File: flow/config.mk
export PLATFORM = sky130hd
export DESIGN_NAME = div_avalon
export DESIGN_NICKNAME = div_avalon
export VERILOG_FILES = /design/flow/design.v
export SDC_FILE = /design/flow/constraint.sdc
export NUM_CORES = 4
export LEC_CHECK = 0
export ABC_AREA = 1
export CAP_MARGIN = 20
export CORE_ASPECT_RATIO = 0.84
export CORE_MARGIN = 2
export CORE_UTILIZATION = 72
export CTS_CLUSTER_DIAMETER = 379
export CTS_CLUSTER_SIZE = 64
export HOLD_SLACK_MARGIN = -0.1
export MAX_ROUTING_LAYER = met4
export PLACE_DENSITY_LB_ADDON = 0.04
export SETUP_SLACK_MARGIN = 0.29
export SLEW_MARGIN = 20
export TNS_END_PERCENT = 40
File: flow/constraint.sdc
create_clock -name core_clock -period 2.39 [get_ports {clk}]
set_input_delay 0.4780 -clock core_clock [delete_from_list [all_inputs] [get_ports {clk}]]
set_output_delay 0.4780 -clock core_clock [all_outputs]
set_load 0.01 [all_outputs]
File: flow/design.v
module div 
	#(
		parameter W=32,
					 CBIT=6		 
	 )
	(
		input wire clk, reset, str_trg,
		input wire [W-1:0] dvsr, dvnd,
		output reg ready, done_trg,
		output wire [W-1:0] quo,rmd
	);
	localparam [1:0]
		idle = 2'b00,
		op = 2'b01,
		last = 2'b10,
		done = 2'b11;
	reg [1:0] state_reg, state_next;
	reg [W-1:0] rh_reg, rh_next, rl_reg, rl_next, rh_tmp, d_reg, d_next;
	reg [CBIT-1:0] n_reg, n_next;
	reg q_bit, start;
	always @ (posedge clk, posedge reset)
		if (reset)
		begin
			state_reg<=idle;
			rh_reg<=0;
			rl_reg<=0;
			d_reg<=0;
			n_reg<=0;
		end
		else
		begin
			state_reg<=state_next;
			rh_reg<=rh_next;
			rl_reg<=rl_next;
			d_reg<=d_next;
			n_reg<=n_next;
		end
		always @*
		begin
			start = str_trg;
			state_next = state_reg;
			ready = 1'b0;
			done_trg = 1'b0;
			rh_next = rh_reg;
			rl_next = rl_reg;
			d_next = d_reg;
			n_next = n_reg;
			case (state_reg)
				idle:
				begin
					ready = 1'b1;
					if (start)
					begin
						rh_next = 0;
						rl_next = dvnd;   
						d_next = dvsr;    
						n_next = W+1;     
						state_next = op;
					end
				end
				op:
				begin
					rl_next  = {rl_reg[W-2:0], q_bit};
					rh_next = {rh_tmp[W-2:0], rl_reg[W-1]};
					n_next = n_reg-1;
					if (n_next==1)
						state_next = last;
				end
				last:  
				begin
					rl_next = {rl_reg[W-2:0], q_bit};
					rh_next = rh_tmp;
					state_next = done;
				end
				done:
				begin
					done_trg = 1'b1;
					state_next = idle;
				end
				default: state_next = idle;
			endcase
		end
		always @*
			if (rh_reg >= d_reg)
			begin
				rh_tmp = rh_reg - d_reg;
				q_bit=1'b1;
			end
			else
			begin
				rh_tmp = rh_reg;
				q_bit = 1'b0;
			end
		assign quo = rl_reg;
		assign rmd = rh_reg;
endmodule
module div_avalon
	#(
		parameter W     = 32,
				  CBIT  = 6		 
	 )
	(
		input wire clk, reset,
		input wire [2:0] div_address,
		input wire div_chipselect,
		input wire div_write,
		input wire [W-1:0] div_writedata,
		output wire [W-1:0] div_readdata,
		output wire div_irq,
		output wire div_rdy
	);
    localparam [2:0]
        SET_DIVIDEND  = 3'h0,
        SET_DIVISOR   = 3'h1,
        START         = 3'h2,
        GET_QUOTIENT  = 3'h3,
        GET_REMAINDER = 3'h4,
        GET_READY     = 3'h5,
        DONE_TRG      = 3'h6;
	wire div_start, div_ready, set_done_trg, clr_done_trg;
	reg [W-1:0] dvnd_reg, dvsr_reg;
	reg done_trg_reg;
	wire [W-1:0] quo, rmd;
	wire wr_en, wr_dvnd, wr_dvsr;
	div #(.W(32), .CBIT(6)) d1
		 ( .clk(clk), .reset(reset), .str_trg(div_start), .dvsr(dvsr_reg), .dvnd(dvnd_reg),   
		   .ready(div_ready), .done_trg(set_done_trg), .quo(quo), .rmd(rmd));         
	always @ (posedge clk, posedge reset)
	begin
		if (reset)
		begin
			dvnd_reg <= 0;
			dvsr_reg <= 0;
			done_trg_reg <= 0;
		end
		else
		begin
			if (wr_dvnd)
				dvnd_reg <= div_writedata;
			if (wr_dvsr)
				dvsr_reg <= div_writedata;
			if (set_done_trg)
				done_trg_reg <= 1'b1;
			else if (clr_done_trg)
				done_trg_reg <= 1'b0;
		end
	end
	assign wr_en = div_write & div_chipselect;
	assign wr_dvnd = (div_address == SET_DIVIDEND) & wr_en;
	assign wr_dvsr = (div_address == SET_DIVISOR) & wr_en;
	assign div_start = (div_address == START) & wr_en;
	assign clr_done_trg = (div_address == DONE_TRG) & wr_en;
	assign div_readdata = (div_address == GET_QUOTIENT) ? quo :
								 (div_address == GET_REMAINDER) ? rmd :
								 (div_address == GET_READY) ? {31'b0, div_ready} : {31'b0, done_trg_reg};
	assign div_rdy = div_ready;
	assign div_irq = done_trg_reg;
endmodule
File: flow/run.sh
#!/bin/bash
# the make line also repeats each setting of config.mk as NAME=value (left out here)
make -C /OpenROAD-flow-scripts/flow DESIGN_CONFIG=/design/flow/config.mk WORK_HOME=/design/flow/orfs CLKGATE_MAP_FILE= finish
==> deck_impl_summary.md, run 1 <==
Implementation Results

Synth
  • Synth Area in Adders: 4.27%
  • Asr flop ratio synth: 100%
  • Post-synth top cells: 475 x nand2_1, 258 x inv_1, 170 x dfrtp_1
  • Synth Instances: 1492
  • Yosys reg bits: approximately 170
  • Yosys-reported design area after synthesis: 0.0104 mm^2
  • Post-synth top area cell: dfrtp_1
  • Synthesized Nets: between 1500 and 2000
  • Cell with the most instances after synthesis: nand2_1
  • Top_reg_cell synth: dfrtp_1
  • Simple share: 28.1%
  • Yosys warning total: 2
  • Area leader share: 40.8%
  • Mapped cell area: around 0.010 mm^2
  • Synth Area in XOR/XNOR: between 1.5 and 2%
  • Post-synth EDFFs: 0
  • Main logic family after synthesis: simple AND/OR/NAND/NOR gates
  • Synth cell types: around 40
  • Post-synth mux share: 0.108%
  • # Cells Yosys: about 1500
  • Post-synthesis compound-gate area fraction: 13.1%
  • Top cells by area: dfrtp_1 41%, nand2_1 17%, inv_1 9.3%
  • Syn Area/Cell: roughly 7 um^2
  • Post-synth seq share: 41.0%

Run status
  • Status: stopped before the end
  • Last stage reached: 5_1_grt
  • First Err: [ERROR GRT-0232] Routing congestion too high. Check the congestion heatmap in the GUI.

GRT
  • Total track usage: 76.1%
  • Global route total overflow: 5

Die
  • Core Area: about 0.014 mm^2
  • Horiz. Die Dim: 135 um
  • Die footprint: 0.0155 mm^2
  • I/O pin cnt: 73
  • Initial Util: 73.4%
  • Die Height: 114 um
  • Row count: 40

Place
  • Buffers added on ports: slightly above 70
  • Routability cong.: 0.991
  • Placed cells: around 1800
  • Post-DP HPWL: 24300 um

CTS
  • TritonCTS Buffers: 17
  • CTS H-Tree Depth: 4
  • Total clock sinks: 171
  • CTS root buf: clkbuf_16
  • Hold-fix buffers, CTS: 0
  • Clock Path Buffers: 2
stage by stage:
step / instance area, um^2 / hold slack (ns) / worst slack (ns) / TNS (ns) / power [uW]
after CTS: 12600 / 0.354 / -0.0347 / -0.114 / 20100
after detailed placement: 11900 / 0.469 / -0.557 / -14.67 / 16300
after global placement: 11900 / 0.460 / -0.378 / -10.04 / 15700
after floorplan: 10400 / 0.352 / -0.270 / -45.88 / 12400
timing repair:
item / in CTS
buffers inserted: 6
setup endpoints to repair: 67
gates resized: 147
pin swaps: 10
metal layers:
metal	GRT usage [%]	GRT overflow
met2	91.5	2
met5	-	-
met1	76.7	0
met4	70.6	3
met3	58.3	0
==> run 2: changes to the inputs <==
CORE_ASPECT_RATIO = 1.47   (was 0.84)
CTS_CLUSTER_DIAMETER = 225   (was 379)
CTS_CLUSTER_SIZE = 100   (was 64)
HOLD_SLACK_MARGIN = unset   (was -0.1)
MAX_ROUTING_LAYER = unset   (was met4)
PLACE_DENSITY_LB_ADDON = unset   (was 0.04)
SETUP_SLACK_MARGIN = 0.52   (was 0.29)
TNS_END_PERCENT = unset   (was 40)
clock period = 2.51 ns   (was 2.39 ns; I/O delays follow)
==> deck_impl_summary.md, run 2 <==
Implementation Results

Die
  • Die Height: between 100 and 150 um
  • I/O pin cnt: 73
  • Core Area: 0.0143 mm^2
  • Horiz. Die Dim: about 100 um
  • Row count: 53
  • Die footprint: 0.0155 mm^2
  • Initial Util: 73.1%

Place
  • Routability cong.: 0.957
  • Post-DP HPWL: 24400 um
  • Placed cells: 1743
  • Buffers added on ports: slightly above 70

Synth
  • Post-synth mux share: 0.108%
  • Asr flop ratio synth: 100%
  • Post-synth seq share: about 41%
  • Post-synthesis compound-gate area fraction: 13.1%
  • Cell with the most instances after synthesis: nand2_1
  • Area leader share: 40.8%
  • # Cells Yosys: 1492
  • Synthesized Nets: 1566
  • Post-synth EDFFs: 0
  • Top_reg_cell synth: dfrtp_1
  • Simple share: approximately 28%
  • Post-synth top cells: 475 x nand2_1, 258 x inv_1, 170 x dfrtp_1
  • Mapped cell area: 0.0104 mm^2
  • Synth Instances: ~1500
  • Yosys warning total: 2
  • Synth Area in XOR/XNOR: 1.51%
  • Yosys-reported design area after synthesis: 0.0104 mm^2
  • Synth Area in Adders: 4.27%
  • Yosys reg bits: 171
  • Synth cell types: about 40
  • Top cells by area: dfrtp_1 41%, nand2_1 17%, inv_1 9.3%
  • Main logic family after synthesis: simple AND/OR/NAND/NOR gates
  • Post-synth top area cell: dfrtp_1
  • Syn Area/Cell: 6.99 um^2

GRT
  • Global route total overflow: 15
  • Total track usage: a little over 70%

CTS
  • Clock Path Buffers: 2
  • TritonCTS Buffers: 17
  • Hold-fix buffers, CTS: 0
  • CTS root buf: clkbuf_16
  • Total clock sinks: 171
  • CTS H-Tree Depth: 4

Run status
  • Status: stopped before the end
  • First Err: [ERROR GRT-0116] Global routing finished with congestion. Check the congestion regions in the DRC Viewer.
  • Last stage reached: 5_1_grt
## run 2: what timing repair did
| item | 4_1_cts |
|---|---|
| setup endpoints to repair | 114 |
| cloned | 4 |
| pin swaps | 17 |
| setup buffers | 18 |
| gates resized | 225 |
| endpoints found under the hold margin | 0 |
## run 2: metal layers
metal / global-route usage [%] / overflow
met1: 71.2 / 0
met2: 90.9 / 8
met3: 56.0 / 0
met4: 69.5 / 7
met5: 11.5 / 0
## run 2: per-stage QoR
step / cell area (um^2) / power (uW) / hold WS, ns / util [%] / setup slack (ns)
floorplan: 10800 / 12800 / 0.352 / - / -0.174
CTS: 13100 / 21100 / 0.498 / 91.6 / 0.0557
detailed placement: 12000 / 16100 / 0.467 / 83.9 / -0.413
global placement: 12000 / 15600 / 0.461 / 83.9 / -0.349
==> run 3: changes to the inputs <==
ABC_AREA = unset   (was 1)
CORE_ASPECT_RATIO = unset   (was 1.47)
CORE_MARGIN = 6   (was 2)
CORE_UTILIZATION = 54   (was 72)
CTS_CLUSTER_DIAMETER = 247   (was 225)
CTS_CLUSTER_SIZE = unset   (was 100)
PLACE_DENSITY_LB_ADDON = 0.17   (was unset)
SETUP_SLACK_MARGIN = 0.47   (was 0.52)
SLEW_MARGIN = 35   (was 20)
clock period = 2.89 ns   (was 2.51 ns; I/O delays follow)
==> deck_impl_summary.md, run 3 <==
Synthesis and Place & Route Summary

Synth
  • Asr flop ratio synth: 100%
  • Synth Instances: roughly 900
  • Synth cell types: roughly 65
  • Post-synth seq share: 45.3%
  • Top cells by area: dfrtp_1 45%, mux2_2 12%, mux2i_1 4.8%
  • Cell with the most instances after synthesis: dfrtp_1
  • Yosys-reported design area after synthesis: 0.00945 mm^2
  • Simple share: 8.66%
  • Post-synth mux share: 16.7%
  • Post-synth EDFFs: 0
  • Synth Area in Adders: 4.71%
  • Mapped cell area: 0.00945 mm^2
  • Post-synth top area cell: dfrtp_1
  • Top_reg_cell synth: dfrtp_1
  • Yosys reg bits: between 150 and 200
  • Area leader share: a little under half
  • Synthesized Nets: 983
  • Main logic family after synthesis: AND-OR/OR-AND gates
  • Syn Area/Cell: 10.4 um^2
  • Post-synthesis compound-gate area fraction: ~18%
  • Post-synth top cells: 170 x dfrtp_1, 99 x mux2_2, 82 x nand2_1
  • # Cells Yosys: 909
  • Yosys warning total: 2
  • Synth Area in XOR/XNOR: 2.32%

CTS
  • Hold-fix buffers, CTS: 0
  • CTS tree: built
  • Clock Path Buffers: 2
  • TritonCTS Buffers: 17
  • Clk latency of the worst-skew pair: 0.44 ns
  • CTS H-Tree Depth: 4
  • Total clock sinks: 171
  • Worst-path clk slew: ~0.070 ns
  • CTS root buf: clkbuf_16

Cells and area
  • Post-Layout Cell Count: between 1000 and 1500
  • NumNets Final: 1177
  • Synthesis-to-finish area growth: 32.5%

Detailed routing
  • Antenna Violating Nets Remaining: 0
  • Vias: between 8000 and 9000
  • Vias per cell: about 6.1
  • Total wire length: 27200 um
  • Routed wire per std cell: between 20 and 25 um
  • ANT cells: 0
  • Initial DRC Count: just over 800
  • Residual DRC: 0
  • DRT Pass-1 Iters: 5

GRT
  • Gr busiest metal: met2
  • Initial antenna violation count: 0
  • Vias in the first global route: 8039
  • Largest net degree at the start of global routing: 89
  • Routing usage on met1: 35.1%
  • Global-route wire length before repair: 41500 um
  • Total track usage: between 20% and 30%
  • Global route total overflow: 0
  • Met3 track demand over resource: 5.05%
  • Met2 usage: 39.9%

Setup path
  • Max incr delay on CP: 0.53 ns
  • WP depth: 12
  • CP cell instances: inv_1, ha_1, nor2b_1, o21bai_1, a21oi_2, o21ai_0, buf_4, a21oi_1, o41ai_1, xnor2_1, a222oi_1, nand2_1
  • CP Buf/Inv Count: 2
  • Critical Path End: d1.rh_reg[30]
  • R2R cell count: 12
  • Worst Setup Start Kind: flop
  • Required @ worst endpoint: 3.20 ns
  • R2R Setup Slk: -0.31 ns
  • R2r startpoint: d1.d_reg[1]
  • Worst-path fanout max: 3
  • Crit Path Class: reg2reg
  • Slowest CP cell: o41ai_1
  • Crit path DAT: 3.51 ns
  • Top delay family on crit path: AND-OR/OR-AND gates
  • Worst setup path start: d1.d_reg[1]
  • Critical Path Sink Type: flop
  • Crit Reg-Reg Endpoint: d1.rh_reg[30]

Timing
  • Clk_skew: just over 0.009 ns
  • Slew @ Worst Pin: between 0.5 and 0.6 ns
  • Final Slew Violations: 0
  • Post-route minimum period: about 3.2 ns
  • Final period util: 111%
  • Final setup viols: 15
  • Setup ws final: -0.308 ns
  • Max Freq: between 0.3 and 0.4 GHz
  • Slew headroom: ~64%
  • Hold Vio Cnt, Final: 0
  • RSZ-0062 raised after global routing: true

Place
  • Post-DP HPWL: 16400 um
  • Routability cong.: 0.928
  • Placed cells: 1255
  • Buffers added on ports: 72

Pwr
  • Sw Ratio: between 40% and 50%
  • Switch Pwr: 6280 uW
  • Sequential cell power: between 3000 and 4000 uW
  • Pleak: 0.00588 uW
  • Comb pwr share: 59.7%
  • Clock distribution power: 2210 uW
  • Top Consumer: combinational logic
  • PwrDens: 1190 mW/mm^2
  • Total internal power: 8590 uW
  • Clk pwr share: 14.9%
  • Total power: ~15000 uW
  • Combinational power: 8870 uW
  • Seq pwr share: roughly a quarter
  • Worst VDD drop: 0.629 mV

Run status
  • Layout Check Fails: negative setup slack
  • Status: complete, but fails checks

Die
  • Row count: 47
  • Die footprint: 0.0208 mm^2
  • Core Area: 0.0168 mm^2
  • Horiz. Die Dim: approximately 140 um
  • Die Height: 144 um
  • I/O pin cnt: 73
  • Initial Util: 56.2%

Job
  • Max Cap Viol: 0
  • Log Warnings: 30

Hold path
  • Hold Crit Depth: 1
  • Worst Hold Launch: dvsr_reg[11]
  • Hold EP: d1.d_reg[11]
  • Hold Crit Class: reg2reg
run 3: stage by stage:
stage	cell area [um^2]	hold WS (ns)	setup WS (ns)	TNS (ns)	util (%)
finish	12500	0.501	-0.308	-1.23	74.5
global route	12500	0.515	-0.438	-4.41	74.5
CTS	12100	0.507	0.0285	0	72.0
detailed placement	11100	0.491	-0.0635	-1.42	66.2
global placement	11100	0.486	-0.0449	-0.626	66.2
floorplan	9510	0.352	0.0649	0	-
run 3: timing repair:
item                       CTS  global route
buffers inserted            28            17
resized                     94            95
setup endpoints to repair   65            57
pin swaps                   14            35
cloned                       3             1
run 3: routing by layer:
layer / part of all wire (%) / vias to the layer above
met5: 0 / -
met4: 3.1 / 0
met3: 7.0 / 81
met2: 47 / 353
met1: 42 / 4003
li1: - / 3698
run 3: cell type report:
cell class,instances,area [um^2]
clock buffers,17,425
clock inverters,15,133
fillers,1174,4290
inverters,49,188
multi-input cells,640,5240
flip-flops and latches,171,4280
well taps,220,275
repair buffers,224,1980
==> run 4: changes to the inputs <==
CORE_MARGIN = 2   (was 6)
CORE_UTILIZATION = 56   (was 54)
CTS_CLUSTER_DIAMETER = 259   (was 247)
PLACE_DENSITY_LB_ADDON = unset   (was 0.17)
SETUP_SLACK_MARGIN = 0.69   (was 0.47)
SLEW_MARGIN = 20   (was 35)
clock period = 3.8 ns   (was 2.89 ns; I/O delays follow)
==> deck_impl_summary.md, run 4 <==
Synthesis and Place & Route Summary

Synth
  • Synth Instances: 909
  • # Cells Yosys: 909
  • Synth Area in Adders: 4.71%
  • Area leader share: 45.0%
  • Synthesized Nets: 983
  • Post-synth mux share: approximately 17%
  • Post-synth EDFFs: 0
  • Syn Area/Cell: 10.4 um^2
  • Mapped cell area: 0.00945 mm^2
  • Main logic family after synthesis: AND-OR/OR-AND gates
  • Post-synthesis compound-gate area fraction: 18.1%
  • Yosys reg bits: between 150 and 200
  • Asr flop ratio synth: 100%
  • Yosys-reported design area after synthesis: 0.00945 mm^2
  • Synth Area in XOR/XNOR: about 2.3%
  • Post-synth top area cell: dfrtp_1
  • Yosys warning total: 2
  • Post-synth seq share: about 45%
  • Cell with the most instances after synthesis: dfrtp_1
  • Simple share: approximately 8.7%
  • Synth cell types: 65
  • Top_reg_cell synth: dfrtp_1
  • Post-synth top cells: 170 x dfrtp_1, 99 x mux2_2, 82 x nand2_1
  • Top cells by area: dfrtp_1 45%, mux2_2 12%, mux2i_1 4.8%

Timing
  • Slew @ Worst Pin: just under 0.6 ns
  • Slew headroom: 60.9%
  • RSZ-0062 raised after global routing: true
  • Post-route minimum period: approximately 3.1 ns
  • Final setup TNS: 0 ns
  • Clk_skew: about 0.016 ns
  • Max Freq: 0.323 GHz
  • Final period util: 81.5%
  • Final Slew Violations: 0
  • Hold Vio Cnt, Final: 0
  • Final setup viols: 0

Die
  • Die Height: around 130 um
  • Horiz. Die Dim: 134 um
  • Core Area: 0.0165 mm^2
  • Initial Util: 57.2%
  • Row count: about 47
  • I/O pin cnt: 73
  • Die footprint: approximately 0.018 mm^2

Setup path
  • WP depth: 14
  • Crit path DAT: around 3.4 ns
  • Slowest CP cell: dfrtp_1
  • Worst setup path start: d1.rh_reg[0]
  • Required @ worst endpoint: 4.11 ns
  • CP Buf/Inv Count: 3
  • Worst-path fanout max: 8
  • Crit Reg-Reg Endpoint: d1.rh_reg[13]
  • Critical Path End: d1.rh_reg[13]
  • R2R cell count: 14
  • Worst Setup Start Kind: flop
  • R2R Setup Slk: 0.70 ns
  • Max incr delay on CP: 0.37 ns
  • Critical Path Sink Type: flop
  • Top delay family on crit path: AND-OR/OR-AND gates
  • CP cell instances: inv_2, ha_4, fa_2, nor2b_2, o31a_1, o21ai_4, a211o_1, nand3_2, a311o_1, buf_6, buf_12, mux2i_4, nor2_2, a221o_1
  • Crit Path Class: reg2reg
  • R2r startpoint: d1.rh_reg[0]

Pwr
  • Comb pwr share: 53.7%
  • Combinational power: 5390 uW
  • Seq pwr share: 29.7%
  • Total internal power: between 5000 and 6000 uW
  • Top Consumer: combinational logic
  • Pleak: roughly 0.0052 uW
  • Sequential cell power: 2980 uW
  • Sw Ratio: 41.9%
  • Switch Pwr: roughly 4200 uW
  • Worst VDD drop: approximately 0.47 mV
  • PwrDens: about 870 mW/mm^2
  • Clk pwr share: 16.6%
  • Clock distribution power: 1660 uW

CTS
  • CTS root buf: clkbuf_16
  • Clock Path Buffers: 2
  • TritonCTS Buffers: 17
  • CTS H-Tree Depth: 4
  • Hold-fix buffers, CTS: 0
  • Worst-path clk slew: 0.07 ns
  • Total clock sinks: between 150 and 200
  • CTS tree: built
  • Clk latency of the worst-skew pair: 0.44 ns

Cells and area
  • NumNets Final: 1070
  • Logic area: 0.00505 mm^2
  • Synthesis-to-finish area growth: 21.6%
  • FILL cells: 1255
  • Sequential Area: 0.00429 mm^2
  • Design area: 0.0115 mm^2

Place
  • Area after DPL: 0.0105 mm^2
  • Routability cong.: ~0.94
  • Post-DP HPWL: 16500 um
  • Buffers added on ports: 72

Hold path
  • Hold Crit Depth: 1
  • Worst Hold Launch: dvsr_reg[12]
  • Hold Crit Class: reg2reg
  • Hold EP: d1.d_reg[12]

GRT
  • Largest net degree at the start of global routing: 102
  • Total track usage: 29.1%
  • Global route total overflow: 0
  • Global-route wire length before repair: 40800 um
  • Vias in the first global route: 7578
  • Initial antenna violation count: 0

Detailed routing
  • Antenna Violating Nets Remaining: 0
  • Total wire length: 25200 um
  • Initial DRC Count: 482
  • Vias: roughly 7500
  • Residual DRC: 0
  • DRT Pass-1 Iters: 7
  • Vias per cell: 6.11
  • ANT cells: 0
  • Routed wire per std cell: between 20 and 25 um

Run status
  • Status: no timing/DRC/antenna violations

Job
  • Max Cap Viol: 0
  • Log Warnings: 33
## run 4: metrics by stage
stage	total power, uW	utilization, %	setup WS [ns]	instances	hold slack, ns
5_1_grt	10700	69.6	0.523	1229	0.521
3_5_place_dp	7570	63.4	0.299	1177	0.485
6_report	10000	69.6	0.703	1229	0.501
4_1_cts	9550	68.1	0.661	1218	0.500
2_1_floorplan	6360	-	0.856	909	0.352
3_3_place_gp	7430	63.4	0.310	1177	0.476
## run 4: final cells by class
cell class	count	share of cell area [%]
Inverter	49	1.63
Tap cell	220	2.39
Multi-Input combinational cell	640	43.9
Sequential cell	171	37.3
Clock inverter	12	0.947
Clock buffer	20	3.97
Timing Repair Buffer	117	9.84
## run 4: repair_timing
action,in CTS,in global routing
gates cloned,1,0
pin swaps,3,15
setup endpoints to repair,62,53
resized,40,35
buffers inserted,8,11
## run 4: routing by layer
layer | wire (um) | vias to the layer above | track usage (%)
li1 | - | 3482 | -
met1 | 11500 | 3799 | 40.1
met2 | 12200 | 200 | 48.1
met3 | 1040 | 34 | 5.06
met4 | 379 | 0 | 7.39
met5 | 0 | - | 0
==> run 5: changes to the inputs <==
ABC_AREA = 1   (was unset)
CELL_PAD_IN_SITES_DETAIL_PLACEMENT = 1   (was unset)
CELL_PAD_IN_SITES_GLOBAL_PLACEMENT = 3   (was unset)
CORE_ASPECT_RATIO = 1.25   (was unset)
CORE_UTILIZATION = 29   (was 56)
CTS_CLUSTER_DIAMETER = unset   (was 259)
CTS_CLUSTER_SIZE = 89   (was unset)
GPL_ROUTABILITY_DRIVEN = 1   (was unset)
MAX_ROUTING_LAYER = met4   (was unset)
PLACE_DENSITY_LB_ADDON = 0.09   (was unset)
SETUP_SLACK_MARGIN = 0.83   (was 0.69)
TNS_END_PERCENT = 50   (was unset)
clock period = 3.06 ns   (was 3.8 ns; I/O delays follow)
==> deck_impl_summary.md, run 5 <==
Synthesis and Place & Route Summary

CTS
  • Hold-fix buffers, CTS: 0
  • Total clock sinks: 171
  • CTS tree: built
  • Worst-path clk slew: 0.08 ns
  • TritonCTS Buffers: 17
  • CTS H-Tree Depth: 4
  • CTS root buf: clkbuf_16
  • Clock Path Buffers: 2
  • Clk latency of the worst-skew pair: 0.45 ns

Detailed routing
  • ANT cells: 0
  • Vias per cell: 4.77
  • Initial DRC Count: 442
  • Total wire length: 38000 um
  • Residual DRC: 0
  • Antenna Violating Nets Remaining: 0
  • Routed wire per std cell: 18.4 um
  • DRT Pass-1 Iters: 5
  • Vias: 9864

Synth
  • Simple share: 28.1%
  • Post-synth top cells: 475 x nand2_1, 258 x inv_1, 170 x dfrtp_1
  • Post-synth seq share: 41.0%
  • Synthesized Nets: between 1500 and 2000
  • Yosys reg bits: 171
  • Area leader share: 40.8%
  • Cell with the most instances after synthesis: nand2_1
  • Syn Area/Cell: 6.99 um^2
  • Post-synth top area cell: dfrtp_1
  • Top cells by area: dfrtp_1 41%, nand2_1 17%, inv_1 9.3%
  • Synth cell types: 40
  • # Cells Yosys: 1492
  • Asr flop ratio synth: 100%
  • Post-synth mux share: less than 1%
  • Synth Area in XOR/XNOR: 1.51%
  • Synth Area in Adders: 4.27%
  • Post-synthesis compound-gate area fraction: 13.1%
  • Synth Instances: 1492
  • Main logic family after synthesis: simple AND/OR/NAND/NOR gates
  • Post-synth EDFFs: 0
  • Yosys warning total: 2
  • Top_reg_cell synth: dfrtp_1
  • Mapped cell area: 0.0104 mm^2
  • Yosys-reported design area after synthesis: 0.0104 mm^2

Place
  • Area after DPL: 0.0118 mm^2
  • Worst slack, placed: 0.0301 ns
  • Post-DP HPWL: roughly 28000 um
  • Routability cong.: 0.857
  • Buffers added on ports: just over 70

Timing
  • Final Slew Violations: 0
  • Max Freq: 0.416 GHz
  • Slew headroom: 53.7%
  • Slew @ Worst Pin: 0.695 ns
  • Final setup TNS: 0 ns
  • Hold Vio Cnt, Final: 0
  • Setup ws final: approximately 0.66 ns
  • Final period util: roughly 79%
  • Final setup viols: 0
  • Clk_skew: 0.0197 ns
  • Post-route minimum period: 2.40 ns
  • RSZ-0062 raised after global routing: true

Setup path
  • Critical Path End: d1.rh_reg[17]
  • R2r startpoint: d1.d_reg[0]
  • WP depth: 17
  • R2R Setup Slk: 0.66 ns
  • Top delay family on crit path: simple AND/OR/NAND/NOR gates
  • Crit path DAT: 2.73 ns
  • Max incr delay on CP: roughly 0.42 ns
  • Required @ worst endpoint: between 3 and 4 ns
  • CP Buf/Inv Count: 2
  • Critical Path Most Common Cell: nand2_2
  • Worst-path fanout max: 7
  • Crit Reg-Reg Endpoint: d1.rh_reg[17]
  • R2R cell count: 17
  • Crit Path Class: reg2reg
  • Slowest CP cell: dfrtp_1
  • Critical Path Sink Type: flop
  • CP cell instances: ha_4, fa_2, inv_2, nand2_2, nand2_2, nand3_2, nand2_2, nand2_2, nand3_2, nand2_4, nand2_8, buf_6, nand3b_1, nand3_1, nand2_1, nand2_1, nand2_1
  • Worst Setup Start Kind: flop
  • Worst setup path start: d1.d_reg[0]

Run status
  • Status: no timing/DRC/antenna violations

GRT
  • Largest net degree at the start of global routing: 65
  • Global route total overflow: 0
  • Global-route wire length before repair: 59200 um
  • Initial antenna violation count: 0
  • Vias in the first global route: 10100
  • Total track usage: 21.2%

Pwr
  • Worst VDD drop: 0.502 mV
  • PwrDens: 1240 mW/mm^2
  • Clock distribution power: 2080 uW
  • Top Consumer: combinational logic
  • Combinational power: 11200 uW
  • Sequential cell power: 3410 uW
  • Pleak: 0.00686 uW
  • Sw Ratio: 49.9%
  • Total internal power: ~8400 uW
  • Clk pwr share: ~13%
  • Comb pwr share: between 60% and 70%
  • Seq pwr share: 20.5%
  • Switch Pwr: 8320 uW

Die
  • Horiz. Die Dim: approximately 170 um
  • Core Area: 0.0355 mm^2
  • Row count: between 70 and 80
  • Die Height: 216 um
  • Die footprint: 0.0375 mm^2
  • I/O pin cnt: 73
  • Initial Util: between 20% and 30%

Job
  • Max Cap Viol: 0
  • Log Warnings: 30

Cells and area
  • Design area: 0.0134 mm^2
  • NumNets Final: roughly 1700
  • Final core occ: between 30% and 40%
  • Synthesis-to-finish area growth: 28.8%
  • FILL cells: 4453

Hold path
  • Hold Crit Class: reg2reg
  • Hold EP: d1.d_reg[6]
  • Worst Hold Launch: dvsr_reg[6]
  • Hold Crit Depth: 2
[run 5: layer usage]
| layer | up-vias | routed length, um | track usage (%) |
|---|---|---|---|
| li1 | 4924 | - | - |
| met1 | 4788 | 19200 | 30.2 |
| met2 | 115 | 17300 | 31.9 |
| met3 | 37 | 688 | 2.10 |
| met4 | 0 | 879 | 6.39 |
| met5 | - | 0 | - |
[run 5: cell type report]
cell class	count	area, um^2	share of cell area, %
Multi-Input combinational cell	1000	5610	41.7
Sequential cell	171	4280	31.9
Inverter	260	980	7.29
Clock inverter	13	120	0.894
Tap cell	474	593	4.41
Timing Repair Buffer	135	1430	10.6
Clock buffer	17	425	3.17
[run 5: per-stage QoR]
| step | hold WS, ns | power, uW | cells |
|---|---|---|---|
| after floorplan | 0.352 | 9680 | 1492 |
| final | 0.475 | 16700 | 2070 |
| after CTS | 0.480 | 15700 | 2057 |
| after global placement | 0.467 | 12700 | 2007 |
| after detailed placement | 0.468 | 12700 | 2007 |
| after global routing | 0.497 | 18400 | 2070 |
[run 5: repair_timing]
action / in CTS / in global routing
cloned: 4 / 4
resized: 180 / 110
buffers inserted: 16 / 9
endpoints found under the setup margin: 66 / 53
pin swaps: 11 / 25
==> run 6: changes to the inputs <==
ABC_AREA = unset   (was 1)
CELL_PAD_IN_SITES_DETAIL_PLACEMENT = unset   (was 1)
CELL_PAD_IN_SITES_GLOBAL_PLACEMENT = unset   (was 3)
CORE_ASPECT_RATIO = unset   (was 1.25)
CORE_UTILIZATION = 66   (was 29)
CTS_CLUSTER_SIZE = unset   (was 89)
GPL_ROUTABILITY_DRIVEN = unset   (was 1)
PLACE_DENSITY_LB_ADDON = unset   (was 0.09)
SETUP_SLACK_MARGIN = unset   (was 0.83)
TNS_END_PERCENT = 5   (was 50)
==> deck_impl_summary.md, run 6 <==
Synthesis and Place & Route Summary

Pwr
  • Pleak: roughly 0.0055 uW
  • Clock distribution power: 2280 uW
  • Comb pwr share: 55.4%
  • PwrDens: 1140 mW/mm^2
  • Total internal power: about 7700 uW
  • Top Consumer: combinational logic
  • Seq pwr share: 27.6%
  • Worst VDD drop: 0.684 mV
  • Switch Pwr: 5710 uW
  • Clk pwr share: 17.0%
  • Sw Ratio: between 40 and 50%
  • Combinational power: around 7500 uW
  • Sequential cell power: 3710 uW

Synth
  • Top cells by area: dfrtp_1 45%, mux2_2 12%, mux2i_1 4.8%
  • Cell with the most instances after synthesis: dfrtp_1
  • Synthesized Nets: 983
  • Synth Instances: 909
  • # Cells Yosys: 909
  • Top_reg_cell synth: dfrtp_1
  • Synth Area in XOR/XNOR: under 10%
  • Syn Area/Cell: 10.4 um^2
  • Post-synth seq share: a little under half
  • Post-synth top area cell: dfrtp_1
  • Yosys reg bits: 171
  • Simple share: under 10%
  • Post-synth EDFFs: 0
  • Post-synth top cells: 170 x dfrtp_1, 99 x mux2_2, 82 x nand2_1
  • Asr flop ratio synth: 100%
  • Yosys warning total: 2
  • Synth Area in Adders: under 10%
  • Main logic family after synthesis: AND-OR/OR-AND gates
  • Area leader share: between 40% and 50%
  • Yosys-reported design area after synthesis: 0.00945 mm^2
  • Synth cell types: 65
  • Post-synthesis compound-gate area fraction: between 10% and 20%
  • Mapped cell area: 0.00945 mm^2
  • Post-synth mux share: 16.7%

Detailed routing
  • Routed wire per std cell: between 20 and 25 um
  • Total wire length: roughly 29000 um
  • DRT Pass-1 Iters: 5
  • Initial DRC Count: roughly 930
  • Residual DRC: 0
  • Vias: 8378
  • Vias per cell: 6.76
  • Antenna Violating Nets Remaining: 0

CTS
  • TritonCTS Buffers: 17
  • Total clock sinks: 171
  • Clk latency of the worst-skew pair: ~0.44 ns
  • CTS H-Tree Depth: 4
  • Clock Path Buffers: 2
  • Worst-path clk slew: 0.07 ns
  • CTS tree: built
  • Hold-fix buffers, CTS: 0
  • CTS root buf: clkbuf_16

Setup path
  • Worst-path fanout max: 4
  • WP depth: 13
  • Max incr delay on CP: between 0.4 and 0.5 ns
  • Top delay family on crit path: AND-OR/OR-AND gates
  • Crit Reg-Reg Endpoint: d1.rh_reg[31]
  • Slowest CP cell: dfrtp_1
  • Critical Path Sink Type: flop
  • R2r startpoint: d1.d_reg[2]
  • R2R Setup Slk: -0.09 ns
  • Required @ worst endpoint: 3.41 ns
  • CP cell instances: inv_1, ha_4, nor2b_2, o31a_1, o21ai_2, a211o_1, buf_4, nand3_1, a221oi_1, buf_4, mux2i_1, o21ai_0, o211ai_1
  • CP Buf/Inv Count: 3
  • Worst Setup Start Kind: flop
  • Crit path DAT: 3.50 ns
  • Worst setup path start: d1.d_reg[2]
  • R2R cell count: 13
  • Crit Path Class: reg2reg
  • Critical Path End: d1.rh_reg[31]
  • Critical Path Most Common Cell: buf_4

Cells and area
  • NumNets Final: 1118
  • FILL cells: 687
  • Logic area: around 0.0050 mm^2
  • Synthesis-to-finish area growth: 25.2%
  • Post-Layout Cell Count: 1240
  • Sequential Area: 0.00428 mm^2

Die
  • Die footprint: 0.0153 mm^2
  • Initial Util: 67.8%
  • Die Height: 124 um
  • Core Area: 0.0139 mm^2
  • Horiz. Die Dim: 124 um
  • I/O pin cnt: about 73
  • Row count: between 40 and 50

GRT
  • Global-route wire length before repair: around 42000 um
  • Total track usage: 37.1%
  • Initial antenna violation count: 3
  • Global route total overflow: 0
  • Vias in the first global route: 8119
  • Largest net degree at the start of global routing: 82

Timing
  • Clk_skew: 0.00895 ns
  • Max Freq: 0.317 GHz
  • Slew @ Worst Pin: 0.708 ns
  • RSZ-0062 raised after global routing: true
  • Setup ws final: -0.0940 ns
  • Post-route minimum period: 3.15 ns
  • Final Slew Violations: 0
  • Final setup viols: 9
  • Final setup TNS: -0.225 ns
  • Hold Vio Cnt, Final: 0
  • Final period util: 103%
  • Slew headroom: 52.8%

Place
  • Buffers added on ports: 72
  • Worst slack, placed: -0.0864 ns
  • Routability cong.: 0.964
  • Post-DP HPWL: 18100 um
  • Placed cells: 1191

Run status
  • Layout Check Fails: negative setup slack
  • Status: complete, but fails checks

Job
  • Log Warnings: 31
  • Max Cap Viol: 0

Hold path
  • Hold Crit Class: in2async
==> run 6: metal layers <==
layer  global-route usage, %  up-vias  wire length [um]
met5                       -        -                 0
met4                    12.7        0              1200
met3                    7.19      146              2640
met2                    61.7      527             14200
met1                    45.5     4110             11400
li1                        -     3595                 -
==> run 6: layout make-up <==
class | instances | share of cell area [%]
antenna | 3 | 0.0634
clock buffer | 20 | 3.77
clock inverter | 12 | 1.37
inverter | 49 | 1.59
multi-input combinational | 640 | 42.1
sequential | 171 | 36.2
tap | 180 | 1.90
timing repair buffer | 165 | 13.0
==> run 6: per-stage QoR <==
stage / instance area (um^2) / hold slack, ns / utilization [%] / total power (uW)
final: 11800 / 0.506 / 84.9 / 13500
after global routing: 11800 / 0.513 / 84.9 / 14200
after CTS: 11500 / 0.507 / 82.7 / 12500
after detailed placement: 10900 / 0.487 / 78.0 / 10000
after global placement: 10900 / 0.479 / 78.0 / 9740
after floorplan: 9460 / 0.352 / - / 7900
==> run 6: timing repair <==
action	CTS	global route
setup buffers	0	11
gates cloned	0	3
pin swaps	5	22
gates resized	13	51
endpoints found under the setup margin	35	60
==> run 7: changes to the inputs <==
CELL_PAD_IN_SITES_GLOBAL_PLACEMENT = 2   (was unset)
CORE_ASPECT_RATIO = 0.5   (was unset)
CORE_UTILIZATION = 27   (was 66)
CTS_CLUSTER_DIAMETER = 333   (was unset)
CTS_CLUSTER_SIZE = 100   (was unset)
HOLD_SLACK_MARGIN = -0.05   (was unset)
MAX_ROUTING_LAYER = unset   (was met4)
TNS_END_PERCENT = 15   (was 5)
clock period = 5.0 ns   (was 3.06 ns; I/O delays follow)
==> deck_impl_summary.md, run 7 <==
Synthesis and Place & Route Summary

GRT
  • Vias in the first global route: 7198
  • Global-route wire length before repair: 43300 um
  • Total track usage: 15.7%
  • Largest net degree at the start of global routing: 68
  • Global route total overflow: 0
  • Initial antenna violation count: 0

CTS
  • Post-CTS resize count: 0
  • Clk latency of the worst-skew pair: 0.45 ns
  • CTS root buf: clkbuf_16
  • TritonCTS Buffers: 17
  • CTS H-Tree Depth: 4
  • CTS tree: built
  • Worst-path clk slew: 0.07 ns
  • Total clock sinks: 171
  • Hold-fix buffers, CTS: 0
  • Post-CTS setup buffer count: 0
  • Clock Path Buffers: 2

Synth
  • Post-synth EDFFs: 0
  • Cell with the most instances after synthesis: dfrtp_1
  • Synth Instances: 909
  • Post-synth seq share: 45.3%
  • Yosys warning total: 2
  • Synth Area in Adders: 4.71%
  • Simple share: under 10%
  • Post-synthesis compound-gate area fraction: 18.1%
  • Synth Area in XOR/XNOR: around 2.3%
  • Post-synth top cells: 170 x dfrtp_1, 99 x mux2_2, 82 x nand2_1
  • Post-synth mux share: 16.7%
  • Main logic family after synthesis: AND-OR/OR-AND gates
  • Post-synth top area cell: dfrtp_1
  • Synthesized Nets: 983
  • Top cells by area: dfrtp_1 45%, mux2_2 12%, mux2i_1 4.8%
  • Yosys reg bits: between 150 and 200
  • Area leader share: between 40% and 50%
  • Yosys-reported design area after synthesis: between 0.009 and 0.01 mm^2
  • Syn Area/Cell: between 10 and 15 um^2
  • # Cells Yosys: 909
  • Asr flop ratio synth: around 100%
  • Mapped cell area: 0.00945 mm^2
  • Synth cell types: 65
  • Top_reg_cell synth: dfrtp_1

Detailed routing
  • ANT cells: 0
  • Residual DRC: 0
  • Total wire length: 27400 um
  • Routed wire per std cell: between 15 and 20 um
  • DRT Pass-1 Iters: 6
  • Vias: about 7200
  • Vias per cell: 4.91
  • Antenna Violating Nets Remaining: 0
  • Initial DRC Count: slightly below 600

Job
  • Log Warnings: 27
  • Max Cap Viol: 0

Setup path
  • Max incr delay on CP: 0.56 ns
  • Critical Path Most Common Cell: clkdlybuf4s50_1
  • R2r startpoint: d1.rh_reg[0]
  • CP cell instances: clkdlybuf4s50_1, inv_1, nor3_2, buf_4, a22o_1, clkdlybuf4s50_1
  • Crit Path Class: in2out
  • R2R Setup Slk: 1.21 ns
  • Critical Path Sink Type: output pin
  • CP Buf/Inv Count: 4
  • Worst setup path start: div_address[2]
  • Crit path DAT: about 3.0 ns
  • Top delay family on crit path: buffers and inverters
  • Worst Setup Start Kind: input port
  • Crit Reg-Reg Endpoint: d1.rh_reg[8]
  • Required @ worst endpoint: 4.00 ns
  • WP depth: 6
  • Worst-path fanout max: 15
  • Critical Path End: div_readdata[9]
  • Slowest CP cell: clkdlybuf4s50_1
  • R2R cell count: 13

Pwr
  • PwrDens: ~640 mW/mm^2
  • Top Consumer: combinational logic
  • Clock distribution power: 1420 uW
  • Combinational power: approximately 3600 uW
  • Total internal power: 4190 uW
  • Comb pwr share: 49.3%
  • Clk pwr share: a little under 20%
  • Pleak: approximately 0.005 uW
  • Worst VDD drop: about 0.32 mV
  • Total power: 7240 uW
  • Sequential cell power: 2250 uW
  • Sw Ratio: 42.2%
  • Switch Pwr: between 3000 and 4000 uW
  • Seq pwr share: 31.0%

Cells and area
  • FILL cells: 3562
  • NumNets Final: ~1000
  • Logic area: 0.00479 mm^2
  • Synthesis-to-finish area growth: 20.2%
  • Sequential Area: about 0.0043 mm^2
  • Design area: between 0.01 and 0.015 mm^2

Place
  • Routability cong.: between 0.7 and 0.8
  • Area after DPL: 0.0107 mm^2
  • Buffers added on ports: slightly above 70
  • Post-DP HPWL: 19300 um

Hold path
  • Hold Crit Depth: 1
  • Hold Crit Class: reg2reg
  • Hold EP: d1.d_reg[8]
  • Worst Hold Launch: dvsr_reg[8]

Die
  • Row count: 48
  • Initial Util: 27.4%
  • Die footprint: 0.0366 mm^2
  • Horiz. Die Dim: 269 um
  • Die Height: around 140 um
  • Core Area: 0.0345 mm^2
  • I/O pin cnt: roughly 73

Timing
  • Final period util: 79.7%
  • Hold Vio Cnt, Final: 0
  • Clk_skew: between 0.01 and 0.015 ns
  • Post-route minimum period: 3.98 ns
  • Final hold slack: 0.500 ns
  • RSZ-0062 raised after global routing: false
  • Final setup TNS: 0 ns
  • Final Slew Violations: 0
  • Final setup viols: 0
  • Max Freq: 0.251 GHz
  • Slew headroom: 31.9%
  • Slew @ Worst Pin: 1.02 ns

Run status
  • Status: no timing/DRC/antenna violations
-- run 7: area by class of cell --
class	count	area share (%)
Clock buffer	19	3.90
Clock inverter	13	1.57
Inverter	49	1.65
Multi-Input combinational cell	640	42.2
Sequential cell	171	37.7
Tap cell	475	5.23
Timing Repair Buffer	92	7.77
-- run 7: metrics by stage --
stage	utilization [%]	instances	setup slack, ns
6_report	33.0	1459	1.02
5_1_grt	33.0	1459	0.897
4_1_cts	33.0	1459	1.00
3_5_place_dp	31.2	1427	1.01
3_3_place_gp	31.2	1427	1.04
2_1_floorplan	-	909	1.82
-- run 7: metal layers --
layer	track usage (%)	share of wire, %	up-vias
li1	-	-	3440
met1	23.8	54	3596
met2	22.3	41	106
met3	2.97	3.2	23
met4	4.88	1.5	0
met5	0	0	-
==> run 8: changes to the inputs <==
ABC_AREA = 1   (was unset)
CELL_PAD_IN_SITES_DETAIL_PLACEMENT = 1   (was unset)
CELL_PAD_IN_SITES_GLOBAL_PLACEMENT = 0   (was 2)
CORE_ASPECT_RATIO = 0.89   (was 0.5)
CORE_MARGIN = 7   (was 2)
CORE_UTILIZATION = 29   (was 27)
CTS_CLUSTER_DIAMETER = 212   (was 333)
CTS_CLUSTER_SIZE = 89   (was 100)
GPL_ROUTABILITY_DRIVEN = 1   (was unset)
GPL_TIMING_DRIVEN = 1   (was unset)
HOLD_SLACK_MARGIN = unset   (was -0.05)
MAX_ROUTING_LAYER = met5   (was unset)
MIN_ROUTING_LAYER = met2   (was unset)
PLACE_DENSITY_LB_ADDON = 0.09   (was unset)
SETUP_SLACK_MARGIN = 0.83   (was unset)
TNS_END_PERCENT = 50   (was 15)
clock period = 3.06 ns   (was 5.0 ns; I/O delays follow)
==> deck_impl_summary.md, run 8 <==
Synthesis and Place & Route Summary

Hold path
  • Worst Hold Launch: dvsr_reg[4]
  • Hold Crit Depth: 2
  • Hold Crit Class: reg2reg
  • Hold EP: d1.d_reg[4]

Pwr
  • Comb pwr share: 65.4%
  • Total power: 16200 uW
  • Pleak: 0.00680 uW
  • Total internal power: 7810 uW
  • Top Consumer: combinational logic
  • Sw Ratio: 51.9%
  • Combinational power: 10600 uW
  • PwrDens: about 1200 mW/mm^2
  • Clock distribution power: between 2000 and 2500 uW
  • Worst VDD drop: ~0.49 mV
  • Switch Pwr: 8420 uW
  • Seq pwr share: between 20% and 30%
  • Clk pwr share: a little over an eighth
  • Sequential cell power: 3400 uW

Detailed routing
  • Antenna Violating Nets Remaining: 0
  • Total wire length: 38300 um
  • Vias per cell: slightly below 7
  • Initial DRC Count: 1455
  • Vias: 13900
  • Residual DRC: 0
  • Routed wire per std cell: ~19 um
  • DRT Pass-1 Iters: 9
  • ANT cells: 0

Synth
  • Post-synth EDFFs: 0
  • Synth Instances: 1492
  • Synth Area in Adders: 4.27%
  • Top cells by area: dfrtp_1 41%, nand2_1 17%, inv_1 9.3%
  • Yosys warning total: 2
  • Post-synthesis compound-gate area fraction: around an eighth
  • Main logic family after synthesis: simple AND/OR/NAND/NOR gates
  • Synth cell types: 40
  • Post-synth mux share: 0.108%
  • Cell with the most instances after synthesis: nand2_1
  • Synthesized Nets: 1566
  • Mapped cell area: around 0.010 mm^2
  • Top_reg_cell synth: dfrtp_1
  • Synth Area in XOR/XNOR: 1.51%
  • Yosys-reported design area after synthesis: 0.0104 mm^2
  • Post-synth seq share: 41.0%
  • Area leader share: approximately two fifths
  • Yosys reg bits: approximately 170
  • # Cells Yosys: 1492
  • Simple share: 28.1%
  • Post-synth top area cell: dfrtp_1
  • Asr flop ratio synth: 100%
  • Post-synth top cells: 475 x nand2_1, 258 x inv_1, 170 x dfrtp_1
  • Syn Area/Cell: 6.99 um^2

Die
  • Die footprint: 0.0415 mm^2
  • Horiz. Die Dim: 215 um
  • Row count: 65
  • Initial Util: 29.4%
  • I/O pin cnt: 73
  • Die Height: 193 um
  • Core Area: 0.0355 mm^2

Setup path
  • CP Buf/Inv Count: 3
  • Max incr delay on CP: approximately 0.45 ns
  • Required @ worst endpoint: 3.45 ns
  • Worst Setup Start Kind: flop
  • Worst-path fanout max: 8
  • CP cell instances: ha_4, fa_2, inv_2, nand2_2, nand2_4, nand3_2, nand2_2, nand2_2, nand3_2, nand2_4, buf_12, clkbuf_16, nand3_1, nand3_1, nand2_1, nand2_1, nand2_1
  • Worst setup path start: d1.d_reg[0]
  • Critical Path End: d1.rh_reg[24]
  • R2R Setup Slk: roughly 0.54 ns
  • Slowest CP cell: dfrtp_1
  • R2r startpoint: d1.d_reg[0]
  • Critical Path Sink Type: flop
  • Top delay family on crit path: simple AND/OR/NAND/NOR gates
  • Crit Reg-Reg Endpoint: d1.rh_reg[24]
  • Crit Path Class: reg2reg
  • WP depth: 17
  • Crit path DAT: 2.92 ns
  • R2R cell count: 17

GRT
  • Initial antenna violation count: 0
  • Vias in the first global route: 15900
  • Global route total overflow: 0
  • Global-route wire length before repair: around 60000 um
  • Total track usage: 27.4%
  • Largest net degree at the start of global routing: 70

Timing
  • Final period util: around 82%
  • Post-route minimum period: 2.52 ns
  • Max Freq: 0.396 GHz
  • Slew headroom: between 40% and 50%
  • Final setup TNS: 0 ns
  • Final setup viols: 0
  • Final Slew Violations: 0
  • Hold Vio Cnt, Final: 0
  • Clk_skew: 0.0120 ns
  • Slew @ Worst Pin: approximately 0.75 ns
  • RSZ-0062 raised after global routing: true

CTS
  • Clock Path Buffers: 2
  • CTS root buf: clkbuf_16
  • CTS H-Tree Depth: 4
  • Total clock sinks: between 150 and 200
  • Worst-path clk slew: approximately 0.08 ns
  • TritonCTS Buffers: 17
  • Clk latency of the worst-skew pair: 0.46 ns
  • CTS tree: built

Job
  • Max Cap Viol: 0
  • Log Warnings: 30

Place
  • Placed cells: 2005
  • Post-DP HPWL: 27400 um
  • Buffers added on ports: just over 70
  • Routability cong.: around 0.9

Cells and area
  • Synthesis-to-finish area growth: 26.8%
  • NumNets Final: 1655
  • Final core occ: 37.3%
  • FILL cells: 4407
  • Post-Layout Cell Count: 2063

Run status
  • Status: no timing/DRC/antenna violations
run 8: layout make-up:
type / count / area, um^2 / area share [%]
Tap cell: 469 / 587 / 4.44
Clock buffer: 17 / 425 / 3.22
Inverter: 260 / 982 / 7.43
Clock inverter: 15 / 151 / 1.15
Sequential cell: 171 / 4280 / 32.4
Multi-Input combinational cell: 1000 / 5400 / 40.9
Timing Repair Buffer: 131 / 1390 / 10.5
run 8: layer usage:
layer	track usage, %	vias to the layer above	routed length (um)
met3	41.1	184	17300
li1	-	4889	-
met1	-	5128	0
met4	4.88	12	1560
met2	29.7	3702	19000
met5	8.08	-	376
run 8: stage by stage:
step | instance area (um^2) | hold WS, ns | setup WS (ns)
final | 13200 | 0.482 | 0.536
after detailed placement | 11900 | 0.471 | -0.0570
after CTS | 12800 | 0.490 | 0.606
after global routing | 13200 | 0.515 | 0.426
after global placement | 11900 | 0.465 | -0.0776
after floorplan | 10400 | 0.352 | 0.266
run 8: what timing repair did:
item | 4_1_cts | 5_1_grt
setup endpoints to repair | 66 | 54
cloned | 6 | 2
pin swaps | 13 | 24
gates resized | 193 | 73
hold buffers | 0 | 0
setup buffers | 12 | 6
==> run 9: changes to the inputs <==
CELL_PAD_IN_SITES_DETAIL_PLACEMENT = unset   (was 1)
CELL_PAD_IN_SITES_GLOBAL_PLACEMENT = unset   (was 0)
CORE_ASPECT_RATIO = unset   (was 0.89)
CORE_MARGIN = 2   (was 7)
CORE_UTILIZATION = 70   (was 29)
CTS_CLUSTER_DIAMETER = 400   (was 212)
CTS_CLUSTER_SIZE = unset   (was 89)
GPL_ROUTABILITY_DRIVEN = unset   (was 1)
GPL_TIMING_DRIVEN = unset   (was 1)
MAX_ROUTING_LAYER = unset   (was met5)
MIN_ROUTING_LAYER = unset   (was met2)
PLACE_DENSITY = 0.36   (was unset)
PLACE_DENSITY_LB_ADDON = unset   (was 0.09)
SETUP_SLACK_MARGIN = unset   (was 0.83)
TNS_END_PERCENT = unset   (was 50)
clock period = 2.51 ns   (was 3.06 ns; I/O delays follow)
==> deck_impl_summary.md, run 9 <==
Synthesis and Place & Route Summary

Synth
  • Mapped cell area: ~0.010 mm^2
  • Syn Area/Cell: around 7 um^2
  • Yosys warning total: 2
  • Post-synth seq share: 41.0%
  • Main logic family after synthesis: simple AND/OR/NAND/NOR gates
  • Synth Area in Adders: 4.27%
  • Post-synth EDFFs: 0
  • Synth Instances: 1492
  • Yosys-reported design area after synthesis: 0.0104 mm^2
  • Synth cell types: 40
  • Post-synthesis compound-gate area fraction: 13.1%
  • Area leader share: between 40% and 50%
  • Asr flop ratio synth: 100%
  • Synthesized Nets: around 1600
  • Cell with the most instances after synthesis: nand2_1
  • Top cells by area: dfrtp_1 41%, nand2_1 17%, inv_1 9.3%
  • # Cells Yosys: 1492
  • Post-synth mux share: 0.108%
  • Post-synth top cells: 475 x nand2_1, 258 x inv_1, 170 x dfrtp_1
  • Synth Area in XOR/XNOR: under 10%
  • Yosys reg bits: 171
  • Top_reg_cell synth: dfrtp_1
  • Post-synth top area cell: dfrtp_1
  • Simple share: 28.1%

Die
  • Core Area: 0.0145 mm^2
  • Die footprint: ~0.016 mm^2
  • Horiz. Die Dim: 126 um
  • Initial Util: 71.8%
  • Die Height: 126 um
  • Row count: 44
  • I/O pin cnt: 73

Setup path
  • Top delay family on crit path: simple AND/OR/NAND/NOR gates
  • Crit path DAT: 2.91 ns
  • Critical Path End: d1.rh_reg[9]
  • Worst-path fanout max: 8
  • Worst setup path start: d1.d_reg[0]
  • Slowest CP cell: dfrtp_2
  • R2R Setup Slk: -0.08 ns
  • CP Buf/Inv Count: 2
  • Crit Reg-Reg Endpoint: d1.rh_reg[9]
  • R2r startpoint: d1.d_reg[0]
  • WP depth: 17
  • Critical Path Most Common Cell: nand2_2
  • R2R cell count: 17
  • Max incr delay on CP: 0.48 ns
  • Critical Path Sink Type: flop
  • CP cell instances: ha_4, fa_2, inv_2, nand2_2, nand2_2, nand3_2, nand2_2, nand2_2, nand3_2, nand2_4, nand2_8, buf_12, nand2_2, nand3_2, nand2_1, nand2_1, o21ai_1
  • Worst Setup Start Kind: flop
  • Crit Path Class: reg2reg
  • Required @ worst endpoint: 2.83 ns

Place
  • Area after DPL: 0.0117 mm^2
  • Buffers added on ports: 72
  • Routability cong.: between 0.9 and 1
  • Worst slack, placed: -0.380 ns
  • Post-DP HPWL: 21800 um

GRT
  • Global-route wire length before repair: 54600 um
  • Largest net degree at the start of global routing: 65
  • Total track usage: 43.8%
  • Vias in the first global route: around 10000
  • Initial antenna violation count: 0
  • Global route total overflow: 0

Detailed routing
  • DRT Pass-1 Iters: 9
  • Routed wire per std cell: 20.2 um
  • Vias per cell: 6.31
  • Residual DRC: 0
  • Vias: 11300
  • Total wire length: 36200 um
  • Antenna Violating Nets Remaining: 0
  • Initial DRC Count: 1824
  • ANT cells: 0

CTS
  • Clk latency of the worst-skew pair: between 0.4 and 0.5 ns
  • CTS root buf: clkbuf_16
  • Hold-fix buffers, CTS: 0
  • CTS tree: built
  • Clock Path Buffers: 2
  • Worst-path clk slew: 0.08 ns
  • CTS H-Tree Depth: 4
  • Total clock sinks: 171
  • TritonCTS Buffers: 17

Run status
  • Layout Check Fails: negative setup slack
  • Status: complete, but fails checks

Pwr
  • Sw Ratio: 50.6%
  • Total internal power: ~10000 uW
  • Worst VDD drop: 0.820 mV
  • Clock distribution power: 2840 uW
  • Sequential cell power: 4210 uW
  • Pleak: 0.00684 uW
  • Switch Pwr: 10200 uW
  • Clk pwr share: 14.0%
  • Top Consumer: combinational logic
  • Comb pwr share: 65.2%
  • Combinational power: 13200 uW
  • PwrDens: roughly 1600 mW/mm^2
  • Seq pwr share: about a fifth

Timing
  • Slew @ Worst Pin: ~0.71 ns
  • Final setup TNS: -0.434 ns
  • Final setup viols: 17
  • Final Slew Violations: 0
  • Hold Vio Cnt, Final: 0
  • Max Freq: ~0.39 GHz
  • Clk_skew: approximately 0.019 ns
  • Setup ws final: -0.0845 ns
  • Post-route minimum period: 2.59 ns
  • Final period util: 103%
  • RSZ-0062 raised after global routing: true
  • Slew headroom: 52.7%

Job
  • Max Cap Viol: 0
  • Log Warnings: 33

Cells and area
  • FILL cells: between 700 and 800
  • NumNets Final: 1667
  • Synthesis-to-finish area growth: 22.3%
  • Design area: 0.0128 mm^2

Hold path
  • Hold Crit Class: in2async
run 9: through the flow:
| step | hold WS (ns) | util [%] | total power, uW | cells |
|---|---|---|---|---|
| 2_1_floorplan | 0.352 | - | 11800 | 1492 |
| 3_3_place_gp | 0.462 | 80.3 | 14500 | 1744 |
| 3_5_place_dp | 0.470 | 80.3 | 14900 | 1744 |
| 4_1_cts | 0.402 | 84.8 | 18000 | 1779 |
| 5_1_grt | 0.424 | 87.8 | 21400 | 1789 |
| 6_report | 0.394 | 87.8 | 20300 | 1789 |
run 9: layout make-up:
class                   instances  area, um^2  area share (%)
multi-input cells            1000        5230            41.0
inverters                     260         980            7.68
repair buffers                143        1420            11.1
well taps                     184         230            1.80
clock buffers                  18         439            3.44
clock inverters                13         178            1.39
flip-flops and latches        171        4280            33.6
run 9: what timing repair did:
item / 4_1_cts / 5_1_grt
gates resized: 49 / 101
setup endpoints to repair: 39 / 70
setup buffers: 3 / 7
pin swaps: 2 / 13
cloned: 1 / 3
run 9: routing by layer:
layer	routed length (um)	global-route usage [%]	vias up
met2	16200	67.8	1005
met4	1930	16.9	0
met3	4650	12.5	229
met1	13400	59.1	5123
li1	-	-	4939
met5	0	0	-
==> run 10: changes to the inputs <==
CELL_PAD_IN_SITES_DETAIL_PLACEMENT = 0   (was unset)
CORE_ASPECT_RATIO = 1.25   (was unset)
CORE_UTILIZATION = 72   (was 70)
CTS_CLUSTER_DIAMETER = 358   (was 400)
CTS_CLUSTER_SIZE = 21   (was unset)
GPL_ROUTABILITY_DRIVEN = 1   (was unset)
HOLD_SLACK_MARGIN = 0.3   (was unset)
PLACE_DENSITY = unset   (was 0.36)
PLACE_DENSITY_LB_ADDON = 0.15   (was unset)
SETUP_SLACK_MARGIN = -0.04   (was unset)
TNS_END_PERCENT = 50   (was unset)
clock period = 2.33 ns   (was 2.51 ns; I/O delays follow)
==> deck_impl_summary.md, run 10 <==
Synthesis and Place & Route Summary

CTS
  • CTS H-Tree Depth: 4
  • Clock Path Buffers: 2
  • Worst-path clk slew: ~0.080 ns
  • CTS root buf: clkbuf_16
  • Total clock sinks: 171
  • CTS tree: built
  • TritonCTS Buffers: 17
  • Hold-fix buffers, CTS: 0
  • Clk latency of the worst-skew pair: 0.45 ns

Synth
  • Post-synth top area cell: dfrtp_1
  • Post-synth top cells: 475 x nand2_1, 258 x inv_1, 170 x dfrtp_1
  • Synth Instances: around 1500
  • Yosys-reported design area after synthesis: 0.0104 mm^2
  • Cell with the most instances after synthesis: nand2_1
  • # Cells Yosys: 1492
  • Simple share: about 28%
  • Asr flop ratio synth: ~100%
  • Top_reg_cell synth: dfrtp_1
  • Post-synthesis compound-gate area fraction: 13.1%
  • Yosys reg bits: 171
  • Mapped cell area: between 0.01 and 0.015 mm^2
  • Syn Area/Cell: 6.99 um^2
  • Area leader share: between 40% and 50%
  • Synth Area in Adders: roughly 4.3%
  • Post-synth mux share: less than 1%
  • Synth Area in XOR/XNOR: 1.51%
  • Post-synth seq share: roughly two fifths
  • Main logic family after synthesis: simple AND/OR/NAND/NOR gates
  • Synth cell types: 40
  • Synthesized Nets: 1566
  • Post-synth EDFFs: 0
  • Yosys warning total: 2
  • Top cells by area: dfrtp_1 41%, nand2_1 17%, inv_1 9.3%

GRT
  • Vias in the first global route: 11100
  • Global-route wire length before repair: 59500 um
  • Initial antenna violation count: 1
  • Largest net degree at the start of global routing: roughly 66
  • Global route total overflow: 0
  • Total track usage: around 49%

Timing
  • Final setup viols: 37
  • Final period util: 118%
  • Final Slew Violations: 0
  • Slew headroom: 49.6%
  • Post-route minimum period: 2.75 ns
  • Max Freq: 0.363 GHz
  • Hold Vio Cnt, Final: 0
  • Clk_skew: about 0.021 ns
  • Slew @ Worst Pin: between 0.7 and 0.8 ns
  • Final hold slack: 0.344 ns
  • Setup ws final: -0.423 ns
  • Final setup TNS: -9.74 ns
  • RSZ-0062 raised after global routing: true

Die
  • Horiz. Die Dim: between 100 and 150 um
  • Row count: 49
  • Die footprint: 0.0155 mm^2
  • Core Area: 0.0143 mm^2
  • Initial Util: 73.0%
  • Die Height: between 100 and 150 um
  • I/O pin cnt: 73

Job
  • Max Cap Viol: 0
  • Log Warnings: 31

Setup path
  • Worst-path fanout max: 6
  • Critical Path Most Common Cell: nand2_2
  • R2R cell count: 18
  • Top delay family on crit path: simple AND/OR/NAND/NOR gates
  • R2R Setup Slk: -0.42 ns
  • CP cell instances: inv_2, ha_4, fa_2, inv_2, nand2_2, nand2_2, nand3_2, nand2_2, nand2_2, nand3_2, nand2_4, nand2_8, clkbuf_16, nand2_2, nand3_2, nand2_2, nand2_1, o21ai_1
  • Critical Path End: d1.rh_reg[14]
  • Worst Setup Start Kind: flop
  • Slowest CP cell: dfrtp_1
  • WP depth: 18
  • Critical Path Sink Type: flop
  • R2r startpoint: d1.rh_reg[0]
  • Max incr delay on CP: 0.43 ns
  • Crit path DAT: 3.07 ns
  • Required @ worst endpoint: 2.65 ns
  • Crit Path Class: reg2reg
  • CP Buf/Inv Count: 3
  • Crit Reg-Reg Endpoint: d1.rh_reg[14]
  • Worst setup path start: d1.rh_reg[0]

Run status
  • Layout Check Fails: negative setup slack
  • Status: complete, but fails checks

Pwr
  • Clock distribution power: 2860 uW
  • PwrDens: 1790 mW/mm^2
  • Total internal power: 10700 uW
  • Total power: about 23000 uW
  • Sequential cell power: 4700 uW
  • Switch Pwr: 12500 uW
  • Comb pwr share: 67.4%
  • Sw Ratio: a little over half
  • Pleak: around 0.0068 uW
  • Combinational power: 15700 uW
  • Worst VDD drop: about 1.2 mV
  • Seq pwr share: between 20% and 30%
  • Top Consumer: combinational logic
  • Clk pwr share: 12.3%

Cells and area
  • Final core occ: 90.6%
  • NumNets Final: 1667
  • Design area: 0.0129 mm^2
  • Synthesis-to-finish area growth: 24.1%

Detailed routing
  • Antenna Violating Nets Remaining: 0
  • Vias per cell: 7.09
  • Vias: about 13000
  • Total wire length: about 44000 um
  • Routed wire per std cell: 24.8 um
  • DRT Pass-1 Iters: 13
  • Residual DRC: 0
  • Initial DRC Count: 2311

Place
  • Post-DP HPWL: 21900 um
  • Buffers added on ports: 72
  • Routability cong.: 1.05
  • Area after DPL: 0.0117 mm^2

Hold path
  • Hold Crit Class: in2async
==> run 10: area by class of cell <==
type	instances	area (um^2)
Fill cell	558	1340
Clock buffer	17	425
Sequential cell	171	4280
Antenna cell	2	5.00
Timing Repair Buffer	143	1460
Inverter	260	982
Multi-Input combinational cell	1000	5420
Tap cell	178	223
Clock inverter	14	145
==> run 10: per-stage QoR <==
| step | setup WS, ns | cells |
|---|---|---|
| 2_1_floorplan | -0.318 | 1492 |
| 3_3_place_gp | -0.438 | 1743 |
| 3_5_place_dp | -0.509 | 1743 |
| 4_1_cts | -0.219 | 1774 |
| 5_1_grt | -0.548 | 1783 |
| 6_report | -0.423 | 1785 |
==> run 10: layer usage <==
| layer | up-vias | track usage [%] | wire, um |
|---|---|---|---|
| li1 | 4937 | - | - |
| met1 | 5635 | 61.0 | 13400 |
| met3 | 555 | 13.7 | 7180 |
| met4 | 0 | 30.0 | 5040 |
| met2 | 1534 | 77.4 | 18800 |
| met5 | - | 0 | 0 |
==> run 10: what timing repair did <==
action,in CTS,in global routing
resized,120,121
cloned,0,3
endpoints found under the setup margin,65,83
pin swaps,0,15
setup buffers,0,6
Power is estimated from default activity; no workload was simulated.
